==> inputs of v38 <==
==> flow/design.v <==
`timescale 1ns / 1ps
module Lowpass(input clk, input rst, input en, input [15:0] in, output [15:0] out);
	reg [15:0] ff [31:0];
	assign out = en ? ( ff[0] + ff[1] + ff[2]+ ff[3]+ ff[4]+ ff[5]+ ff[6]+ ff[7]+ ff[8]+ ff[9]+ ff[10]+ ff[11]+ ff[12]+ ff[13]+ ff[14]+
	ff[15]+ ff[16]+ ff[17]+ ff[18]+ ff[19]+ ff[20]+ ff[21]+ ff[22]+ ff[23]+ ff[24]+ ff[25]+ ff[26]+ ff[27]+ ff[28]+ ff[29]+ ff[30]+ ff[31]) >> 6 : 16'b0;
	integer i, j;
	always@(posedge clk or posedge rst) begin
		if(rst)
			for(i = 0; i < 32; i = i + 1)
				ff[i] <= 16'b0;
		else if(en) begin
			ff[0] <= in;
			for(i = 1; i < 32; i = i + 1)
				ff[i] <= ff[i-1];
		end
	end
endmodule
==> flow/run.sh <==
#!/bin/bash
# the make line also repeats each setting of config.mk as NAME=value (left out here)
make -C /OpenROAD-flow-scripts/flow DESIGN_CONFIG=/design/flow/config.mk WORK_HOME=/design/flow/orfs CLKGATE_MAP_FILE= finish
==> flow/config.mk <==
export PLATFORM = sky130hd
export DESIGN_NAME = Lowpass
export DESIGN_NICKNAME = Lowpass
export VERILOG_FILES = /design/flow/design.v
export SDC_FILE = /design/flow/constraint.sdc
export NUM_CORES = 4
export LEC_CHECK = 0
export ABC_AREA = 0
export CAP_MARGIN = 25
export CELL_PAD_IN_SITES_DETAIL_PLACEMENT = 1
export CELL_PAD_IN_SITES_GLOBAL_PLACEMENT = 3
export CORE_ASPECT_RATIO = 1.96
export CORE_MARGIN = 10
export CORE_UTILIZATION = 48
export GPL_ROUTABILITY_DRIVEN = 1
export GPL_TIMING_DRIVEN = 1
export HOLD_SLACK_MARGIN = 0.13
export MAX_ROUTING_LAYER = met5
export MIN_ROUTING_LAYER = met2
export PLACE_DENSITY_LB_ADDON = 0.26
export SETUP_SLACK_MARGIN = 1.76
export SLEW_MARGIN = 20
export TNS_END_PERCENT = 5
==> flow/constraint.sdc <==
create_clock -name core_clock -period 11.4 [get_ports {clk}]
set_input_delay 2.2800 -clock core_clock [delete_from_list [all_inputs] [get_ports {clk}]]
set_output_delay 2.2800 -clock core_clock [all_outputs]
set_load 0.01 [all_outputs]
==> inputs of v37, as changes to v38 <==
==> flow/config.mk (replaced) <==
export PLATFORM = sky130hd
export DESIGN_NAME = Lowpass
export DESIGN_NICKNAME = Lowpass
export VERILOG_FILES = /design/flow/design.v
export SDC_FILE = /design/flow/constraint.sdc
export NUM_CORES = 4
export LEC_CHECK = 0
export ABC_AREA = 1
export CAP_MARGIN = 20
export CORE_MARGIN = 2
export CORE_UTILIZATION = 72
export CTS_CLUSTER_SIZE = 10
export GPL_ROUTABILITY_DRIVEN = 0
export PLACE_DENSITY_LB_ADDON = 0.06
export SLEW_MARGIN = 20
export TNS_END_PERCENT = 10
==> flow/constraint.sdc (replaced) <==
create_clock -name core_clock -period 5.58 [get_ports {clk}]
set_input_delay 1.1160 -clock core_clock [delete_from_list [all_inputs] [get_ports {clk}]]
set_output_delay 1.1160 -clock core_clock [all_outputs]
set_load 0.01 [all_outputs]
==> inputs of v9, as changes to v38 <==
==> flow/config.mk (replaced) <==
export PLATFORM = sky130hd
export DESIGN_NAME = Lowpass
export DESIGN_NICKNAME = Lowpass
export VERILOG_FILES = /design/flow/design.v
export SDC_FILE = /design/flow/constraint.sdc
export NUM_CORES = 4
export LEC_CHECK = 0
export CAP_MARGIN = 20
export CELL_PAD_IN_SITES_DETAIL_PLACEMENT = 2
export CELL_PAD_IN_SITES_GLOBAL_PLACEMENT = 3
export CORE_ASPECT_RATIO = 0.94
export CORE_MARGIN = 5
export CORE_UTILIZATION = 40
export GPL_ROUTABILITY_DRIVEN = 1
export GPL_TIMING_DRIVEN = 0
export MAX_ROUTING_LAYER = met5
export MIN_ROUTING_LAYER = met2
export SLEW_MARGIN = 30
export TNS_END_PERCENT = 50
==> flow/constraint.sdc (replaced) <==
create_clock -name core_clock -period 7.65 [get_ports {clk}]
set_input_delay 1.5300 -clock core_clock [delete_from_list [all_inputs] [get_ports {clk}]]
set_output_delay 1.5300 -clock core_clock [all_outputs]
set_load 0.01 [all_outputs]
==> results <==
v37 completed, yet does not pass: setup timing. v9 finished with setup timing left. v38 completed without violations.
Final cell count: v37 > v9 > v38.
Flip-flop count is the same in v38 and v9.
In v9 the count of clock-buffer cells in the layout is higher than in v38, by 3.
Die area: v9 is higher than v37 (about 80%).
Of v37 and v38, v38 has the higher via count (gap 4.3%, measured against v38).
==> figures <==
                                                                                      v37                          v9         v38
Share of the clock period used by the worst path after layout                       1.446                       1.163      0.8450
Result of the run                                              complete, but fails checks  complete, but fails checks  no timing/DRC/antenna violations
Reasons for failing layout checks                                            setup timing                setup timing           -
Core outline area                                                               42040 µm²                   74760 µm²   62300 µm²
Post-CTS Resized                                                                       81                          59           5
Instance count after placement with tap cells included                               3834                        3464        3156
Cell Area, Synth                                                                30710 µm²                   30240 µm²   30240 µm²
Met3 layer wire length in the routed design                                      2.118 mm                    32.15 mm    15.75 mm
Number of combinational gates with multiple inputs                                   1763                        1260        1260
Number of non-clock buffers                                                           287                         156          41

==> build 82: inputs <==
// Lowpass: RTL as listed in full above, without the edits since
make LEC_CHECK=0 CAP_MARGIN=20 CORE_MARGIN=2 CORE_UTILIZATION=66 SETUP_SLACK_MARGIN=1.6 SLEW_MARGIN=20 finish   # period 6.72 ns
run.sh (not shown) runs the stock make flow with config.mk's settings and CLKGATE_MAP_FILE=.
==> build 61: changes against build 82 <==
- CORE_UTILIZATION: 66 -> 72
- PLACE_DENSITY: default -> 0.67
- SETUP_SLACK_MARGIN: 1.6 -> default
==> flow/constraint.sdc (replaced) <==
create_clock -name core_clock -period 7.83 [get_ports {clk}]
set_input_delay 1.5660 -clock core_clock [delete_from_list [all_inputs] [get_ports {clk}]]
set_output_delay 1.5660 -clock core_clock [all_outputs]
set_load 0.01 [all_outputs]
==> notes <==
- Build 82 finished with negative setup slack left. Build 61 finished but failed the layout checks on negative setup slack.
- In build 82 the worst hold slack is better than in build 61, by 0.0027 ns.
- Synthesized area is the same in build 61 and build 82.
- Between build 61 and build 82, the lower design area is in build 61 (gap 2.2%, measured against build 82).
- Of build 82 and build 61, build 82 has the higher non-clock buffer count (gap 91).
- Of build 61 and build 82, build 61 has the higher register-to-register slack (gap 1.2 ns).
- Of build 82 and build 61, build 61 has the higher first-iteration DRC count (gap 6.3%, measured against build 61).
- Worst setup slack: build 82 is lower than build 61 (0.88 ns).
- Synthesized cell count is the same in build 82 and build 61.
- Clock-buffer cell count: build 61 is higher than build 82 (1).
- In sequential cell count, build 61 and build 82 do not differ.
==> figures <==
|  | build 82 | build 61 |
|---|---|---|
| Final area over synthesized area | 1.1657x | 1.1406x |
| Fraction of the core area occupied by cells at floorplan | 0.6678 | 0.7258 |
| Initial DRC Count | 810 | 864 |
| Average via count per standard cell | 5.012 | 5.190 |
| Count of cell instances traversed by the critical path | 22 | 20 |
| Run status | failed layout checks | failed layout checks |
| Violated checks | negative setup slack | negative setup slack |
| Slew of the pin with the lowest slew margin | 1.103 ns | 1.026 ns |
| Placement Setup Slack | -1.506 ns | -0.7096 ns |
| Buffers & Inverters on Critical Path | 7 | 4 |
| Die extent in x | 218.1 µm | 208.9 µm |
| Total met2 wirelength after detailed routing | 30,840 µm | 31,120 µm |
| Standard cell area after detailed placement | 33,330 µm² | 32,500 µm² |
| Worst setup path endpoint | out[4] | out[6] |
| Vias after detailed routing | 16,910 | 16,730 |
| Clock buffer and inverter area fraction after layout | 0.05097 | 0.05180 |
| Hold path startpoint | ff[13][8] | ff[13][1] |
| Post CTS Setup Buffer Count | 3 | 4 |
| Placed cells | 3,267 | 3,114 |
| Total core area | 45,280 µm² | 41,670 µm² |
| Total routed wire length on the met1 layer | 19,010 µm | 18,370 µm |
| Logic share of the area | 0.4288 | 0.4378 |

==> v32 <==
Starts from the design.v that is shown in full above.
clock: 7.82 ns
lec_check: 0
cap_margin: 20
cell_pad_in_sites_detail_placement: 2
core_aspect_ratio: 0.94
core_margin: 5
core_utilization: 40
gpl_routability_driven: 0
gpl_timing_driven: 1
max_routing_layer: met4
slew_margin: 30
==> v11: changes against v32 <==
Settings changed: ABC_AREA set to 1, CELL_PAD_IN_SITES_DETAIL_PLACEMENT 2 to unset, CORE_ASPECT_RATIO 0.94 to unset, CORE_MARGIN 5 to 2, CORE_UTILIZATION 40 to 72, CTS_CLUSTER_DIAMETER set to 38, CTS_CLUSTER_SIZE set to 72, GPL_ROUTABILITY_DRIVEN 0 to unset, GPL_TIMING_DRIVEN 1 to unset, PLACE_DENSITY_LB_ADDON set to 0.06, SETUP_SLACK_MARGIN set to 1.53, SLEW_MARGIN 30 to 20.
==> flow/constraint.sdc (replaced) <==
create_clock -name core_clock -period 5.37 [get_ports {clk}]
set_input_delay 1.0740 -clock core_clock [delete_from_list [all_inputs] [get_ports {clk}]]
set_output_delay 1.0740 -clock core_clock [all_outputs]
set_load 0.01 [all_outputs]
==> v21: changes against v32 <==
Settings changed: ABC_AREA set to 1, CAP_MARGIN 20 to 40, CELL_PAD_IN_SITES_DETAIL_PLACEMENT 2 to unset, CORE_ASPECT_RATIO 0.94 to unset, CORE_MARGIN 5 to 2, CORE_UTILIZATION 40 to 72, CTS_CLUSTER_SIZE set to 10, GPL_TIMING_DRIVEN 1 to unset, HOLD_SLACK_MARGIN set to 0.28, MAX_ROUTING_LAYER met4 to unset, PLACE_DENSITY_LB_ADDON set to 0.06, SETUP_SLACK_MARGIN set to 0.82, SLEW_MARGIN 30 to 20, TNS_END_PERCENT set to 10.
==> flow/constraint.sdc (replaced) <==
create_clock -name core_clock -period 5.58 [get_ports {clk}]
set_input_delay 1.1160 -clock core_clock [delete_from_list [all_inputs] [get_ports {clk}]]
set_output_delay 1.1160 -clock core_clock [all_outputs]
set_load 0.01 [all_outputs]
==> results <==
- v32 completed, yet does not pass: setup timing. v11 produced a layout that fails on setup timing. v21 completed, yet does not pass: setup timing.
- Non-clock buffer count: v21 < v11 < v32.
- Against v32, the critical path depth of v21 is lower by 2.
- In sequential cell count, v11 and v21 do not differ.
- The lowest final cell count belongs to v32, the highest to v11.

==> inputs of job 5703 <==
// Lowpass: RTL as listed in full above, without the edits since
make LEC_CHECK=0 ABC_AREA=0 CAP_MARGIN=40 CELL_PAD_IN_SITES_DETAIL_PLACEMENT=1 CELL_PAD_IN_SITES_GLOBAL_PLACEMENT=3 CORE_ASPECT_RATIO=1.96 CORE_MARGIN=10 CORE_UTILIZATION=48 GPL_ROUTABILITY_DRIVEN=1 GPL_TIMING_DRIVEN=1 MAX_ROUTING_LAYER=met5 PLACE_DENSITY_LB_ADDON=0.26 SETUP_SLACK_MARGIN=1.76 SLEW_MARGIN=20 finish   # period 11.4 ns
==> job 1651 (differences from job 5703) <==
==> flow/config.mk (replaced) <==
export PLATFORM = sky130hd
export DESIGN_NAME = Lowpass
export DESIGN_NICKNAME = Lowpass
export VERILOG_FILES = /design/flow/design.v
export SDC_FILE = /design/flow/constraint.sdc
export NUM_CORES = 4
export LEC_CHECK = 0
export ABC_AREA = 1
export CAP_MARGIN = 20
export CORE_MARGIN = 2
export CORE_UTILIZATION = 72
export PLACE_DENSITY_LB_ADDON = 0.21
export SLEW_MARGIN = 20
==> flow/constraint.sdc (replaced) <==
create_clock -name core_clock -period 7.33 [get_ports {clk}]
set_input_delay 1.4660 -clock core_clock [delete_from_list [all_inputs] [get_ports {clk}]]
set_output_delay 1.4660 -clock core_clock [all_outputs]
set_load 0.01 [all_outputs]
==> job 7181 (differences from job 5703) <==
==> flow/config.mk (replaced) <==
export PLATFORM = sky130hd
export DESIGN_NAME = Lowpass
export DESIGN_NICKNAME = Lowpass
export VERILOG_FILES = /design/flow/design.v
export SDC_FILE = /design/flow/constraint.sdc
export NUM_CORES = 4
export LEC_CHECK = 0
export CAP_MARGIN = 20
export CORE_MARGIN = 2
export CORE_UTILIZATION = 40
export SLEW_MARGIN = 20
==> flow/constraint.sdc (replaced) <==
create_clock -name core_clock -period 10.0 [get_ports {clk}]
set_input_delay 2.0000 -clock core_clock [delete_from_list [all_inputs] [get_ports {clk}]]
set_output_delay 2.0000 -clock core_clock [all_outputs]
set_load 0.01 [all_outputs]
==> impl_metrics.ini <==
; generated from flow reports
[floorplanning]
core_area_um2 = 74700

[place]
dp_slack_ns = 0.8870

[grt]
grt_pass1_vias = 18020

[status]
status = no timing/DRC/antenna violations

[setup_path]
r2r_slack_ns = 9.16
rr_endpoint = ff[5][15]
crit_cells = 21

[sta]
relSlewSlack = 0.3076

[logic_synthesis]
simple_gate_area_frac = 0.02731
The numbers above come from job 7181.

==> impl_metrics.ini <==
; generated from flow reports
[drt]
finalWirelength_um = 68490

[setup_path]
crit_cells = 22
rr_endpoint = ff[21][3]
r2r_start = ff[20][3]
r2r_slack_ns = 6.36

[status]
status = complete, but fails checks
so_faults = negative setup slack

[floorplanning]
core_area_um2 = 42040

[sta]
setup_viol = 10
relSlewSlack = 0.2753
fin_ws_ns = -1.209

[logic_synthesis]
simple_gate_area_frac = 0.09710
synthXorXnorAreaFrac = 0.009128

[grt]
use_met1 = 0.3666
grt_pass1_vias = 23890
top_usage_layer = met2

[place]
dp_slack_ns = -1.343

[final_layout]
nets = 3825
n_all_inverters = 739
The numbers above come from job 1651.

==> impl_metrics.ini <==
; generated from flow reports
[logic_synthesis]
common_cells = inv_1, dfrtp_1, fa_1, mux2_2, nand2_1
synthArstFlopShare = 1.000
top_cell_area_share = 0.4237
simple_gate_area_frac = 0.02731

[place]
dp_hpwl_um = 47090
dp_slack_ns = 2.113

[setup_path]
r2r_slack_ns = 10.51
rr_endpoint = ff[5][15]
crit_cells = 22

[cts]
postCtsSetupRepairBufs = 3

[drt]
wl_met3_um = 1287

[status]
status = no timing/DRC/antenna violations

[grt]
grt_pass1_vias = 19680
grt_usage = 0.1787
grt.met3_usage = 0.02055

[sta]
relSlewSlack = 0.1060
The numbers above come from job 5703.


==> 06-23 <==
Starts from the design.v that is shown in full above.
make LEC_CHECK=0 ABC_AREA=1 CAP_MARGIN=20 CORE_MARGIN=2 CORE_UTILIZATION=72 CTS_CLUSTER_SIZE=72 MAX_ROUTING_LAYER=met4 PLACE_DENSITY_LB_ADDON=0.06 SLEW_MARGIN=20 finish   # period 6.11 ns
==> 08-04: changes against 06-23 <==
ABC_AREA = not set   (was 1)
CORE_UTILIZATION = 42   (was 72)
CTS_CLUSTER_SIZE = not set   (was 72)
MAX_ROUTING_LAYER = not set   (was met4)
PLACE_DENSITY_LB_ADDON = not set   (was 0.06)
==> flow/constraint.sdc (replaced) <==
create_clock -name core_clock -period 9.66 [get_ports {clk}]
set_input_delay 1.9320 -clock core_clock [delete_from_list [all_inputs] [get_ports {clk}]]
set_output_delay 1.9320 -clock core_clock [all_outputs]
set_load 0.01 [all_outputs]
==> 03-11: changes against 06-23 <==
ABC_AREA = not set   (was 1)
CAP_MARGIN = 0   (was 20)
CELL_PAD_IN_SITES_DETAIL_PLACEMENT = 1   (was not set)
CELL_PAD_IN_SITES_GLOBAL_PLACEMENT = 2   (was not set)
CORE_ASPECT_RATIO = 0.63   (was not set)
CORE_UTILIZATION = 66   (was 72)
CTS_CLUSTER_DIAMETER = 247   (was not set)
CTS_CLUSTER_SIZE = not set   (was 72)
GPL_ROUTABILITY_DRIVEN = 1   (was not set)
MAX_ROUTING_LAYER = not set   (was met4)
PLACE_DENSITY = 0.78   (was not set)
PLACE_DENSITY_LB_ADDON = not set   (was 0.06)
SLEW_MARGIN = 25   (was 20)
==> flow/constraint.sdc (replaced) <==
create_clock -name core_clock -period 7.21 [get_ports {clk}]
set_input_delay 1.4420 -clock core_clock [delete_from_list [all_inputs] [get_ports {clk}]]
set_output_delay 1.4420 -clock core_clock [all_outputs]
set_load 0.01 [all_outputs]
==> 01-12: changes against 06-23 <==
CAP_MARGIN = 0   (was 20)
CELL_PAD_IN_SITES_DETAIL_PLACEMENT = 1   (was not set)
CELL_PAD_IN_SITES_GLOBAL_PLACEMENT = 3   (was not set)
CORE_ASPECT_RATIO = 0.63   (was not set)
CORE_UTILIZATION = 70   (was 72)
CTS_CLUSTER_DIAMETER = 247   (was not set)
CTS_CLUSTER_SIZE = not set   (was 72)
GPL_ROUTABILITY_DRIVEN = 1   (was not set)
MAX_ROUTING_LAYER = not set   (was met4)
PLACE_DENSITY = 0.78   (was not set)
PLACE_DENSITY_LB_ADDON = not set   (was 0.06)
SLEW_MARGIN = 25   (was 20)
==> flow/constraint.sdc (replaced) <==
create_clock -name core_clock -period 7.21 [get_ports {clk}]
set_input_delay 1.4420 -clock core_clock [delete_from_list [all_inputs] [get_ports {clk}]]
set_output_delay 1.4420 -clock core_clock [all_outputs]
set_load 0.01 [all_outputs]
==> comparison table <==
| quantity | 03-11 | 08-04 | 06-23 | 01-12 |
|---|---|---|---|---|
| Met2 Track Usage GR | - | 27.76% | 57.17% | - |
| Outcome | did not finish | no timing/DRC/antenna violations | finished with violations | did not finish |
| Stage where the flow stopped | clock tree synthesis | - | - | global placement without I/O |
| Layout check failures | - | - | setup timing | - |
| Worst hold path startpoint | - | ff[13][8]$_DFFE_PP0P_ | ff[13][8]$_DFFE_PP0P_ | - |
| CP endpoint | - | out[8] | out[9] | - |
| Post-cts hold-fix buffer tally | - | 0 | 0 | - |
| Count of placed standard cells in the final layout, fillers left out | - | 3426 | 3947 | - |
| Top cell area share | 42.37% | 42.37% | 41.73% | 41.73% |
| Number of multi-input combinational cells | - | 1260 | 1763 | - |
| Wire length of the first global-routing pass | - | 86310 um | 107500 um | - |
| AND/OR/NAND/NOR Cells, Area Fraction | 2.731% | 2.731% | 9.710% | 9.710% |
| Tightest Pin Transition | - | 1129 ps | 1154 ps | - |
| Inverters excl. clock | - | 566 | 739 | - |
